Setup of v57:
## attitude_estimation
module attitude_estimation(
    input clk,
    input reset,
    output SCLK,
    output MOSI,
    input  MISO_G,
    output SS_G,
    input  MISO_A,
    output SS_A,
    output [15:0] gyro_x,
    output [15:0] gyro_y,
    output [15:0] accl_x,
    output [15:0] accl_y,
    output [15:0] accl_z
    );
clock: 11.2 ns
lec_check: 0
abc_area: 1
cap_margin: 20
core_margin: 2
core_utilization: 72
cts_cluster_diameter: 207
gpl_routability_driven: 1
gpl_timing_driven: 1
max_routing_layer: met4
place_density_lb_addon: 0.03
slew_margin: 20
tns_end_percent: 40
run.sh (not shown) runs the stock make flow with config.mk's settings and CLKGATE_MAP_FILE=.
v57: all stages complete, timing, DRC and antenna checks passed
#### Input delta (v48 over v57)
Settings: clearing GPL_TIMING_DRIVEN, which used to be 1; clearing GPL_ROUTABILITY_DRIVEN, which used to be 1; clearing PLACE_DENSITY_LB_ADDON, which used to be 0.03; clearing ABC_AREA, which used to be 1; clearing CTS_CLUSTER_DIAMETER, which used to be 207; putting SETUP_SLACK_MARGIN at 1.36 where nothing was set; clearing MAX_ROUTING_LAYER, which used to be met4; clearing TNS_END_PERCENT, which used to be 40; swapping 11.2 for 5.42 in the clock period (ns, I/O delays scaled along).
Results
- v48 never completed; the flow aborted with a tool error in clock tree synthesis.
- In v48 the number of cells produced by synthesis turned out 1465 lower than in v57.
- v48 — total placed cells including tap cells 305 lower, v57 as reference
- v57 → v48: number of distinct standard cells referenced by the synthesized netlist went up about 25%, synthesized area went down about 7%, total die size went down about 7%.
- Going from v57 to v48, the yosys cell count was found to have gone down by about 24%.
- v57 has higher core outline area than v48.
- v48 ended with less net count of the mapped netlist than v57.
- In v48, yosys synthesis chip area is lower than in v57.
Modified inputs, v54 compared to v48
Settings: CORE_UTILIZATION now 40, was 72; SETUP_SLACK_MARGIN no longer set, was 1.36; the clock period (ns, I/O delays scaled along) now 25.0, was 5.42.
Results
- v54: full flow OK, the timing, design-rule and antenna checks passed
- For the area after detailed placement, v54 came in 20% lower than v48 did.
- Post-synthesis sequential area ratio came out exactly the same in v48 and v54.
- Overall chip area, v54 vs v48: up by more than half
- [compare] base=v48 new=v54: height of the chip went up by 34%; horizontal die dimension went up by about 34%; placeable core region went up by 81%.
> inputs changed (v54 -> v18)
Settings: CORE_UTILIZATION now 72, was 40; CAP_MARGIN now 15, was 20; PLACE_DENSITY now 0.36, previously not set; the clock period (ns, I/O delays scaled along) now 10.8, was 25.0.
==> results <==
- [flow] v18 | stages: complete | final checks: fail | reason: negative setup slack
- The final routed wirelength across all metal layers reported for v18 is greater than that of v54 by 63%.
- v18 vs v54 — width of the die dropped by more than a quarter
- Going from v54 to v18, total stage count of the critical path went up, xor and xnor area share after synthesis did not really move.
- On height of the die, the higher figure sits with v54, not v18.
- v54 has higher worst setup skew after layout than v18.
- v18 gives less worst path setup slack after routing than v54 did.
- As far as count of input and output buffers goes, v54 and v18 are indistinguishable; the numbers are identical.


attitude_estimation again, from the RTL that the note above started with.
Settings: LEC_CHECK=0, CAP_MARGIN=20, CORE_MARGIN=2, CORE_UTILIZATION=72, MAX_ROUTING_LAYER=met4, PLACE_DENSITY=0.35, SETUP_SLACK_MARGIN=3.19, SLEW_MARGIN=20; clock period 10.8 ns.
The first run never finished: it broke off in global routing (5_1_grt) with GRT-0232.
==> next run, changes <==
Settings changed: CORE_UTILIZATION 72 to 65, PLACE_DENSITY 0.35 to not set, SETUP_SLACK_MARGIN 3.19 to not set.
The changed run finished with negative setup slack left.
Synthesized cell count is unchanged.
Synthesized area does not change.
Die area went up by roughly a tenth.
==> next run, changes <==
Settings changed: CORE_UTILIZATION 65 to 72, PLACE_DENSITY_LB_ADDON set to 0.01, SETUP_SLACK_MARGIN set to 3.21.
Effect: With this change the flow ended with an error in global routing (5_1_grt); synthesized cell count stays the same; synthesized area is unchanged; die size fell by roughly a tenth.
==> next run, changes <==
Settings changed: CORE_UTILIZATION 72 to 10, MAX_ROUTING_LAYER met4 to not set, PLACE_DENSITY_LB_ADDON 0.01 to not set, SETUP_SLACK_MARGIN 3.21 to not set.
Clock period 10.8 ns to 22.1 ns, I/O delays scaled along.
Effect:
- Now the flow finished clean
- die size came out higher to 7.1 times its value
- synthesized area stays the same
- synthesized cell count stays the same


attitude_estimation again, from the RTL that the note above started with.
Design attitude_estimation, start of the top module:
module attitude_estimation(
    input clk,
    input reset,
    output SCLK,
    output MOSI,
    input  MISO_G,
    output SS_G,
    input  MISO_A,
    output SS_A,
    output [15:0] gyro_x,
    output [15:0] gyro_y,
    output [15:0] accl_x,
    output [15:0] accl_y,
    output [15:0] accl_z
    );
make LEC_CHECK=0 CAP_MARGIN=20 CELL_PAD_IN_SITES_DETAIL_PLACEMENT=1 CELL_PAD_IN_SITES_GLOBAL_PLACEMENT=1 CORE_MARGIN=2 CORE_UTILIZATION=40 GPL_ROUTABILITY_DRIVEN=0 PLACE_DENSITY=0.87 SLEW_MARGIN=20 TNS_END_PERCENT=80 finish   # period 12.0 ns
The starting point completed and failed the layout checks on negative setup slack.
Next try:
CELL_PAD_IN_SITES_DETAIL_PLACEMENT = not set   (was 1)
CELL_PAD_IN_SITES_GLOBAL_PLACEMENT = not set   (was 1)
GPL_ROUTABILITY_DRIVEN = not set   (was 0)
PLACE_DENSITY = not set   (was 0.87)
TNS_END_PERCENT = not set   (was 80)
clock period = 14.6 ns   (was 12.0 ns; I/O delays follow)
Result: The new run completed without violations. Via count drops by about 13%. Global-route usage drops by 6.4 points. Core utilization drops by 3.5 points. Area after synthesis does not change.
Next try:
ABC_AREA = 1   (was not set)
CORE_UTILIZATION = 72   (was 40)
CTS_CLUSTER_DIAMETER = 384   (was not set)
SETUP_SLACK_MARGIN = 0.76   (was not set)
clock period = 6.19 ns   (was 14.6 ns; I/O delays follow)
Effect: With this change the flow died in clock tree synthesis (DPL-0038). Synthesized area is higher by 7.5%. Die area drops by 40%. Synthesized cell count rises by 32%.


attitude_estimation again, from the RTL that the note above started with.
export LEC_CHECK = 0
export ABC_AREA = 1
export CAP_MARGIN = 20
export CORE_MARGIN = 2
export CORE_UTILIZATION = 72
export CTS_CLUSTER_DIAMETER = 384
export CTS_CLUSTER_SIZE = 98
export SETUP_SLACK_MARGIN = 1.11
export SLEW_MARGIN = 20
create_clock -name core_clock -period 6.19 [get_ports {clk}]
The starting point never finished: it broke off in clock tree synthesis (DPL-0038).
==> next run, changes <==
- CAP_MARGIN: 20 -> 15
- CTS_CLUSTER_DIAMETER: 384 -> 87
- CTS_CLUSTER_SIZE: 98 -> default
- PLACE_DENSITY: default -> 0.36
- SETUP_SLACK_MARGIN: 1.11 -> default
- clock period: 6.19 -> 11.4 ns (I/O delays scaled with it)
Result: The new run completed without violations. Area after synthesis is unchanged. Synthesized cell count does not change. Die area is unchanged.
==> next run, changes <==
- ABC_AREA: 1 -> default
- CAP_MARGIN: 15 -> 20
- CTS_CLUSTER_DIAMETER: 87 -> default
- CTS_CLUSTER_SIZE: default -> 51
- PLACE_DENSITY: 0.36 -> 0.35
- SETUP_SLACK_MARGIN: default -> 1.36
- clock period: 11.4 -> 5.3 ns (I/O delays scaled with it)
After rerunning:
- The new run failed in clock tree synthesis
- area after synthesis fell by 7.0%
- synthesized cell count shrinks by 24%
- die size falls by 6.9%
==> next run, changes <==
- PLACE_DENSITY: 0.35 -> default
- PLACE_DENSITY_LB_ADDON: default -> 0.0
- The changed run failed in clock tree synthesis on DPL-0038
- area after synthesis stays the same
- die size does not change
- synthesized cell count does not change


attitude_estimation again, from the RTL that the note above started with.
// attitude_estimation
module attitude_estimation(
    input clk,
    input reset,
    output SCLK,
    output MOSI,
    input  MISO_G,
    output SS_G,
    input  MISO_A,
    output SS_A,
    output [15:0] gyro_x,
    output [15:0] gyro_y,
    output [15:0] accl_x,
    output [15:0] accl_y,
    output [15:0] accl_z
    );
    wire read_ready;
    wire [7:0] read_data;
    wire TREADY;
    wire TVALID;
    wire [103:0] TDATA;
    spi_master master (.clk(clk),
                       .reset(reset),
                       .read_ready(read_ready),
                       .read_data(read_data),
                       .SCLK(SCLK),
                       .MOSI(MOSI),
                       .MISO_G(MISO_G),
                       .SS_G(SS_G),
                       .MISO_A(MISO_A),
                       .SS_A(SS_A));
    spi_axis_bridge bridge (.clk(clk),
                            .reset(reset),
                            .read_ready(read_ready),
                            .read_data(read_data),
                            .TREADY(TREADY),
                            .TVALID(TVALID),
                            .TDATA(TDATA));
    preprocessor preprocessor (.clk(clk),
                               .reset(reset),
                               .RAW_GYRO_X({TDATA[95:88], TDATA[103:96]}),
                               .RAW_GYRO_Y({TDATA[79:72], TDATA[87:80]}),
                               .RAW_ACCL_X({TDATA[55:48], TDATA[63:56]}),
                               .RAW_ACCL_Y({TDATA[31:24], TDATA[39:32]}),
                               .RAW_ACCL_Z({TDATA[7:0], TDATA[15:8]}),
                               .GYRO_X(gyro_x),
                               .GYRO_Y(gyro_y),
                               .ACCL_X(accl_x),
                               .ACCL_Y(accl_y),
                               .ACCL_Z(accl_z),
                               .TREADY(TREADY),
                               .TVALID(TVALID));
endmodule
Settings: LEC_CHECK=0, CAP_MARGIN=20, CORE_MARGIN=2, CORE_UTILIZATION=72, MAX_ROUTING_LAYER=met4, PLACE_DENSITY_LB_ADDON=0.0, SETUP_SLACK_MARGIN=3.21, SLEW_MARGIN=20; clock period 10.8 ns.
The baseline failed in global routing (5_1_grt), error GRT-0232.
Then changed:
Settings changed: ABC_AREA from default to 0, GPL_ROUTABILITY_DRIVEN from default to 1, GPL_TIMING_DRIVEN from default to 1, SETUP_SLACK_MARGIN 3.21 to default, TNS_END_PERCENT from default to 40.
Clock period 10.8 ns to 11.2 ns, I/O delays scaled along.
With this change the flow ran to the end with violations: setup timing; die area stays the same; synthesized area stays the same; synthesized cell count stays the same.
Then changed:
Settings changed: CORE_UTILIZATION 72 to 70.
Clock period 11.2 ns to 11.4 ns, I/O delays scaled along.
The new run reached the layout checks and failed them: setup timing.
Via count went down by roughly a tenth.
Cell count goes down by a few percent.
Clock-buffer cell count came out lower by 3.
Then changed:
Settings changed: CORE_UTILIZATION 70 to 58, PLACE_DENSITY_LB_ADDON 0.0 to default, SETUP_SLACK_MARGIN from default to 2.38, TNS_END_PERCENT 40 to 5.
Clock period 11.4 ns to 9.39 ns, I/O delays scaled along.
What happened: The new run ran to the end with violations: setup timing; clock power went up by 24%; total power went up by 23%; setup slack gets worse by 2.0 ns; routed wire length went up by 0.52%; cell count went up by 19%; design area went up by 14%; hold slack gets better by 0.0075 ns; via count went up by 5.2%.
Then changed:
Settings changed: CORE_UTILIZATION 58 to 65, SETUP_SLACK_MARGIN 2.38 to default, TNS_END_PERCENT 5 to 40.
Clock period 9.39 ns to 10.2 ns, I/O delays scaled along.
Effect: The new run reached the layout checks and failed them: setup timing. Fmax shrinks by 0.82%. Routed wire length increases by 20%. Worst setup slack improves by 0.72 ns. Total power falls by 8.3%.
Then changed:
Settings changed: ABC_AREA 0 to 1, CAP_MARGIN 20 to 10, CELL_PAD_IN_SITES_DETAIL_PLACEMENT from default to 2, CORE_ASPECT_RATIO from default to 1.18, CORE_MARGIN 2 to 6, CORE_UTILIZATION 65 to 37, CTS_CLUSTER_SIZE from default to 23, HOLD_SLACK_MARGIN from default to 0.22.
Effect: The new run aborted during clock tree synthesis (4_1_cts). Synthesized cell count rose by 32%. Area after synthesis rose by 7.5%. Die size rose by 96%.
Power figures rest on the tool's default switching activity, not on a simulated workload.
